fjord:
Design FIR_low_pass_filter, start of the top module:
module FIR_low_pass_filter(
	input clk,
	input rst,
	input [7:0]FIR_IN,
	output reg [16:0]FIR_OUT
);
Size in the first run: roughly 27 I/O pins.
clock: 3.36 ns
lec_check: 0
abc_area: 1
cap_margin: 40
cell_pad_in_sites_detail_placement: 2
cell_pad_in_sites_global_placement: 3
core_margin: 2
core_utilization: 40
cts_cluster_diameter: 24
cts_cluster_size: 62
gpl_routability_driven: 0
gpl_timing_driven: 0
hold_slack_margin: -0.06
min_routing_layer: met2
place_density_lb_addon: 0.24
slew_margin: 20
run.sh (not shown) runs the stock make flow with config.mk's settings and CLKGATE_MAP_FILE=.
Complete run, failing final checks: fjord, reason setup timing.
Edits applied to the flow inputs when going from fjord to maple:
Settings: clearing ABC_AREA, which used to be 1; clearing MIN_ROUTING_LAYER, which used to be met2; clearing CELL_PAD_IN_SITES_DETAIL_PLACEMENT, which used to be 2; clearing GPL_TIMING_DRIVEN, which used to be 0; swapping 40 for 20 in CAP_MARGIN; swapping 40 for 51 in CORE_UTILIZATION; clearing CELL_PAD_IN_SITES_GLOBAL_PLACEMENT, which used to be 3; clearing GPL_ROUTABILITY_DRIVEN, which used to be 0; clearing HOLD_SLACK_MARGIN, which used to be -0.06; clearing CTS_CLUSTER_DIAMETER, which used to be 24; clearing CTS_CLUSTER_SIZE, which used to be 62; clearing PLACE_DENSITY_LB_ADDON, which used to be 0.24; swapping 3.36 for 4.56 in the clock period (ns, I/O delays scaled along).
### Flow results
maple completed end to end with timing, DRC and antenna clean. | routed wire length on met3 | higher: fjord |. Comparing fjord and maple, met1 routing resource usage after global routing is lower on fjord. maple vs. fjord: footprint of the flip-flops and latches went down by 0.48%. Density: maple denser than fjord. Of the two candidates, fjord has the better worst slew margin relative to its limit and maple the worse one. On met1 wire length: between fjord and maple, it ends up lower for fjord. Count of instances resized after the clock tree is built ends up lower on maple.
Here is what was changed in the inputs of lagoon compared with maple.
Settings: a change of CORE_UTILIZATION from 51 to 72; an added SETUP_SLACK_MARGIN of -0.23; a change of the clock period (ns, I/O delays scaled along) from 4.56 to 3.49.
[summary]
To summarise lagoon: no stage aborted, but the layout did not pass its checks, failing on setup timing.
The flow did not stop early for maple: all stages ran, and the layout cleared the timing, design-rule and antenna checks.
lagoon has final setup violation count above what maple had.
Via count, maple and lagoon: larger value in lagoon
[lagoon vs maple] wire length: higher in lagoon
Lower hold slack was reported by lagoon, not maple.

* * *

Setup of build 89:
FIR_low_pass_filter again, from the RTL that the note above started with.
Design FIR_low_pass_filter, start of the top module:
module FIR_low_pass_filter(
	input clk,
	input rst,
	input [7:0]FIR_IN,
	output reg [16:0]FIR_OUT
);
reg[7:0] delay_pipeline1;
reg[7:0] delay_pipeline2;
reg[7:0] delay_pipeline3;
reg[7:0] delay_pipeline4;
reg[7:0] delay_pipeline5;
reg[7:0] delay_pipeline6;
reg[7:0] delay_pipeline7;
reg[7:0] delay_pipeline8;
reg[7:0] delay_pipeline9;
wire[7:0] coeff1 = 8'd7;	 
wire[7:0] coeff2 = 8'd5;
wire[7:0] coeff3 = 8'd51;
wire[7:0] coeff4 = 8'd135;
wire[7:0] coeff5 = 8'd179;
wire[7:0] coeff6 = 8'd135;
wire[7:0] coeff7 = 8'd51;
wire[7:0] coeff8 = 8'd5;
wire[7:0] coeff9 = 8'd7;
reg signed [16:0] multi_data1 ; 
reg signed [16:0] multi_data2 ;
reg signed [16:0] multi_data3 ;
reg signed [16:0] multi_data4 ;
reg signed [16:0] multi_data5 ;
reg signed [16:0] multi_data6 ;
reg signed [16:0] multi_data7 ;
reg signed [16:0] multi_data8 ;
reg signed [16:0] multi_data9 ;
always@(posedge clk or negedge rst)
if(!rst)
begin
	delay_pipeline1 <= 8'b0 ;
	delay_pipeline2 <= 8'b0 ;
	delay_pipeline3 <= 8'b0 ;
	delay_pipeline4 <= 8'b0 ;
	delay_pipeline5 <= 8'b0 ;
	delay_pipeline6 <= 8'b0 ;
	delay_pipeline7 <= 8'b0 ;
	delay_pipeline8 <= 8'b0 ;
	delay_pipeline9 <= 8'b0 ;
end
else
begin
	delay_pipeline1 <= FIR_IN;
	delay_pipeline2 <= delay_pipeline1 ;
	delay_pipeline3 <= delay_pipeline2 ;
	delay_pipeline4 <= delay_pipeline3 ;
	delay_pipeline5 <= delay_pipeline4 ;
	delay_pipeline6 <= delay_pipeline5 ;
	delay_pipeline7 <= delay_pipeline6 ;
	delay_pipeline8 <= delay_pipeline7 ;
	delay_pipeline9 <= delay_pipeline8 ;
end
always@(posedge clk or negedge rst)  
	if(!rst)
		multi_data1 <= 17'b0 ;
	else
		multi_data1 <= delay_pipeline1*coeff1 ;
always@(posedge clk or negedge rst)  
	if(!rst)
		multi_data2 <= 17'b0 ;
	else
		multi_data2 <= delay_pipeline2*coeff2 ;
always@(posedge clk or negedge rst)  
	if(!rst)
		multi_data3 <= 17'b0 ;
	else
		multi_data3 <= delay_pipeline3*coeff3 ;
always@(posedge clk or negedge rst)  
	if(!rst)
		multi_data4 <= 17'b0 ;
	else
		multi_data4 <= delay_pipeline4*coeff4 ;
always@(posedge clk or negedge rst)  
	if(!rst)
		multi_data5 <= 17'b0 ;
	else
		multi_data5 <= delay_pipeline5*coeff5 ;
always@(posedge clk or negedge rst)  
	if(!rst)
		multi_data6 <= 17'b0 ;
	else
		multi_data6 <= delay_pipeline6*coeff6 ;
always@(posedge clk or negedge rst)  
	if(!rst)
		multi_data7 <= 17'b0 ;
	else
		multi_data7 <= delay_pipeline7*coeff7 ;
always@(posedge clk or negedge rst)  
	if(!rst)
  ...
Settings: LEC_CHECK=0, ABC_AREA=1, CAP_MARGIN=20, CORE_MARGIN=2, CORE_UTILIZATION=72, CTS_CLUSTER_DIAMETER=206, CTS_CLUSTER_SIZE=15, PLACE_DENSITY_LB_ADDON=0.09, SLEW_MARGIN=20; clock period 3.19 ns.
The flow completed for build 89, but it is not clean: the layout still shows setup timing.
diff inputs: build 89 => build 3
--- a/flow/config.mk
+++ b/flow/config.mk
@@ -9,7 +9,6 @@
 export CAP_MARGIN = 20
+export CORE_ASPECT_RATIO = 1.19
 export CORE_MARGIN = 2
 export CORE_UTILIZATION = 72
-export CTS_CLUSTER_DIAMETER = 206
-export CTS_CLUSTER_SIZE = 15
-export PLACE_DENSITY_LB_ADDON = 0.09
 export SLEW_MARGIN = 20
+export TNS_END_PERCENT = 50
==> flow/constraint.sdc <==
create_clock -name core_clock -period 3.71 [get_ports {clk}]
set_input_delay 0.7420 -clock core_clock [delete_from_list [all_inputs] [get_ports {clk}]]
set_output_delay 0.7420 -clock core_clock [all_outputs]
set_load 0.01 [all_outputs]
## What came out
In build 3 the implementation completed, yet the final layout does not meet the checks, the culprit being setup timing. Build 3 ends up with a utilization that is 4.4 points lower than in build 89. On synthesis-to-finish area growth, the lower figure sits with build 3, not build 89. In build 3 the slew at the pin closest to its max-slew limit turned out 0.21 ns lower than in build 89. Between build 3 and build 89, it is build 3 whose setup slack is higher, by 0.78 ns. Number of DRC markers in iteration 0: build 3 better than build 89. Global-route usage: build 3 vs build 89 down 3.6 points. Cells: build 3 has fewer instances than build 89. Lower critical path required time was reported by build 89, not build 3.
What build 29 does differently from build 3 at the input level:
--- a/flow/config.mk
+++ b/flow/config.mk
@@ -9,6 +9,6 @@
 export CAP_MARGIN = 20
-export CORE_ASPECT_RATIO = 1.19
 export CORE_MARGIN = 2
 export CORE_UTILIZATION = 72
+export PLACE_DENSITY = 0.35
+export SETUP_SLACK_MARGIN = 0.97
 export SLEW_MARGIN = 20
-export TNS_END_PERCENT = 50
==> flow/constraint.sdc <==
create_clock -name core_clock -period 3.84 [get_ports {clk}]
set_input_delay 0.7680 -clock core_clock [delete_from_list [all_inputs] [get_ports {clk}]]
set_output_delay 0.7680 -clock core_clock [all_outputs]
set_load 0.01 [all_outputs]
--- outcome ---
Going from build 3 to build 29, cell depth of the worst setup path up 1, area of all placed cells without fillers shows an increase of 2000 sq um.
Compared with build 3, build 29 shows a net count of the finished layout that is 52 higher.
Register-to-register slack: build 29 worse than build 3
Build 29 finished all stages; layout check result: FAIL, due to setup timing.
The following lists how build 65 was set up differently from build 29:
--- a/flow/config.mk
+++ b/flow/config.mk
@@ -11,4 +11,4 @@
 export CORE_UTILIZATION = 72
-export PLACE_DENSITY = 0.35
-export SETUP_SLACK_MARGIN = 0.97
+export PLACE_DENSITY_LB_ADDON = 0.19
+export SETUP_SLACK_MARGIN = 1.14
 export SLEW_MARGIN = 20
--- outcome ---
The flow completed for build 65, but it is not clean: the layout still shows setup timing. Summary of build 65 over build 29: worst setup slack saw a decrease; critical path depth saw little to no change; number of max-capacitance violations reported saw little to no change. Compare build 29 and build 65 | number of non-clock buffers in the layout higher: build 65. In the flow results for build 29 and build 65, the number of vias per cell after detailed routing is smaller on build 29. Build 65 vs build 29, start point of the critical path: multi_data3[10]$_DFF_PN0_ vs multi_data5[12]$_DFF_PN0_. The final reports for build 65 and build 29 show final instance area higher in the former.

* * *

FIR_low_pass_filter again, from the RTL that the note above started with.
Settings: LEC_CHECK=0, CAP_MARGIN=20, CORE_ASPECT_RATIO=0.93, CORE_MARGIN=2, CORE_UTILIZATION=72, CTS_CLUSTER_DIAMETER=390, CTS_CLUSTER_SIZE=49, HOLD_SLACK_MARGIN=0.29, PLACE_DENSITY_LB_ADDON=0.0, SETUP_SLACK_MARGIN=1.07, SLEW_MARGIN=20, TNS_END_PERCENT=5; clock period 3.77 ns.
The starting point produced a layout that fails on negative setup slack.
Change:
- CORE_ASPECT_RATIO: 0.93 -> default
- CORE_UTILIZATION: 72 -> 40
- CTS_CLUSTER_DIAMETER: 390 -> default
- CTS_CLUSTER_SIZE: 49 -> default
- HOLD_SLACK_MARGIN: 0.29 -> default
- PLACE_DENSITY_LB_ADDON: 0.0 -> default
- SETUP_SLACK_MARGIN: 1.07 -> default
- TNS_END_PERCENT: 5 -> default
- clock period: 3.77 -> 7.0 ns (I/O delays scaled with it)
What happened:
- The changed run finished clean
- maximum frequency falls by 3.8%
- final area is lower by 8.7%
- sequential share of layout area rose by 2.6 points
- die size goes up by 77%
- non-clock buffer count fell by 47
Change:
- CTS_CLUSTER_DIAMETER: default -> 393
- CTS_CLUSTER_SIZE: default -> 98
- PLACE_DENSITY: default -> 0.87
Result:
- The changed run completed with no timing, DRC or antenna violations
- routed wire length climbs by 6.9%
- die area stays the same
- flip-flop count is unchanged
- first-iteration DRC count rises by 49%
- sequential share of layout area hardly moves
- count of clock-buffer cells in the layout rose by 2
- setup slack degrades by 130 ps

* * *

run 1:
FIR_low_pass_filter again, from the RTL that the note above started with.
make LEC_CHECK=0 CAP_MARGIN=20 CORE_ASPECT_RATIO=1.81 CORE_MARGIN=2 CORE_UTILIZATION=40 CTS_CLUSTER_DIAMETER=380 CTS_CLUSTER_SIZE=96 SLEW_MARGIN=20 finish   # period 7.0 ns
Relative to run 1, the following input files were edited for run 2:
- changing SLEW_MARGIN from 20 to 0
- changing CORE_ASPECT_RATIO from 1.81 to 0.5
- setting SETUP_SLACK_MARGIN to -0.69 for the first time
- setting PLACE_DENSITY to 0.41 for the first time
- setting TNS_END_PERCENT to 35 for the first time
- changing CORE_UTILIZATION from 40 to 64
- changing CTS_CLUSTER_DIAMETER from 380 to 323
- setting ABC_AREA to 0 for the first time
- changing CTS_CLUSTER_SIZE from 96 to 98
### Flow results
Compared with run 1, in run 2 count of clock-buffer cells in the layout now sits higher, final clock period utilization by the worst path roughly the same, count of buffers not belonging to the clock network in the layout ~0 delta.
Compared to run 1, the routing of run 2 uses less wire.
Comparing the two runs side by side, run 2 comes out ahead of run 1 on wire length of the first global-routing pass.
Re area of the synthesized netlist per yosys stat: no difference whatsoever between run 2 and run 1.
Run 2 ends up with lower final cell count without fillers than run 1 does.
The following lists how run 3 was set up differently from run 2:
- swapping 64 for 40 in CORE_UTILIZATION
- putting PLACE_DENSITY_LB_ADDON at 0.27 where nothing was set
- swapping 35 for 40 in TNS_END_PERCENT
- putting GPL_ROUTABILITY_DRIVEN at 0 where nothing was set
- swapping 0.5 for 1.94 in CORE_ASPECT_RATIO
- clearing PLACE_DENSITY, which used to be 0.41
[summary]
Compared with run 2, in run 3 routed length on met1 went down by 3900 µm; number of gates on the worst path with buffers counted was more or less identical; pin count of the biggest net entering global routing went up by 88; filler cell count went up by 1,764. Looking at start point of the critical path, the delay_pipeline3[1] result is from run 2; the multi_data1[2] one comes from run 3. Taking run 2 as the reference point, the final clock period utilization by the worst path of run 3 falls by 0.87 points.
Here is what was changed in the inputs of run 4 compared with run 3.
- SLEW_MARGIN: 0 -> 20
- PLACE_DENSITY_LB_ADDON: 0.27 -> unset
- ABC_AREA: 0 -> unset
- GPL_ROUTABILITY_DRIVEN: 0 -> unset
- CORE_ASPECT_RATIO: 1.94 -> 0.5
- SETUP_SLACK_MARGIN: -0.69 -> unset
- TNS_END_PERCENT: 40 -> 10
- PLACE_DENSITY: unset -> 0.79
- CTS_CLUSTER_DIAMETER: 323 -> 368
- CORE_UTILIZATION: 40 -> 59
[summary]
- Run 4: first-pass GRT wire length is 4.5% lower than what run 3 reported.
- Diff run 4 and run 3: total detailed-routing wirelength higher in run 3
- Register-to-register slack (higher): run 3
- Taking run 3 as the reference, in run 4 tightest hold margin has decreased, non-clock buffer total of the final layout has increased.
- The count of standard-cell rows in run 3 is 2.4 times that in run 4.
- Comparing run 3 with run 4, the required time of the critical path came out essentially unchanged.
- Of run 4 and run 3, the higher fraction of met1 tracks used by global routing belongs to run 4.
Inputs modified between run 4 and run 5:
- TNS_END_PERCENT: 10 -> unset
- CTS_CLUSTER_DIAMETER: 368 -> unset
- CORE_ASPECT_RATIO: 0.5 -> unset
- GPL_TIMING_DRIVEN: unset -> 0
- CTS_CLUSTER_SIZE: 98 -> 94
- CELL_PAD_IN_SITES_GLOBAL_PLACEMENT: unset -> 0
- PLACE_DENSITY: 0.79 -> unset
- CORE_UTILIZATION: 59 -> 40
- SETUP_SLACK_MARGIN: unset -> 1.49
## What came out
Diff run 5 and run 4: count of plain and timing-repair buffers in the layout lower in run 4. Overall die height: higher on run 5. Going from run 4 to run 5, worst setup slack lower; largest net degree at the start of global routing lower; met1 capacity usage during global routing lower. On worst hold margin, run 5 and run 4 are neck and neck. Routed length on met3 (run 5 vs. run 4) decreases by more than half. Global-route usage in run 5 vs run 4: down 8.4 points.
diff inputs: run 5 => run 6
- GPL_TIMING_DRIVEN: 0 -> unset
- CELL_PAD_IN_SITES_GLOBAL_PLACEMENT: 0 -> unset
- CTS_CLUSTER_DIAMETER: unset -> 391
- SETUP_SLACK_MARGIN: 1.49 -> unset
- CORE_UTILIZATION: 40 -> 72
- CTS_CLUSTER_SIZE: 94 -> 98
[summary]
Looking only at overall routed net length, and setting everything else aside, the higher value of run 5 and run 6 goes to run 6.
Relative to run 5, final-layout clock buffer total decreased by 3 in run 6.
Between run 5 and run 6, the die area is lower for run 6.
Die height (lower): run 6
Run 6 has global-route usage above what run 5 had.
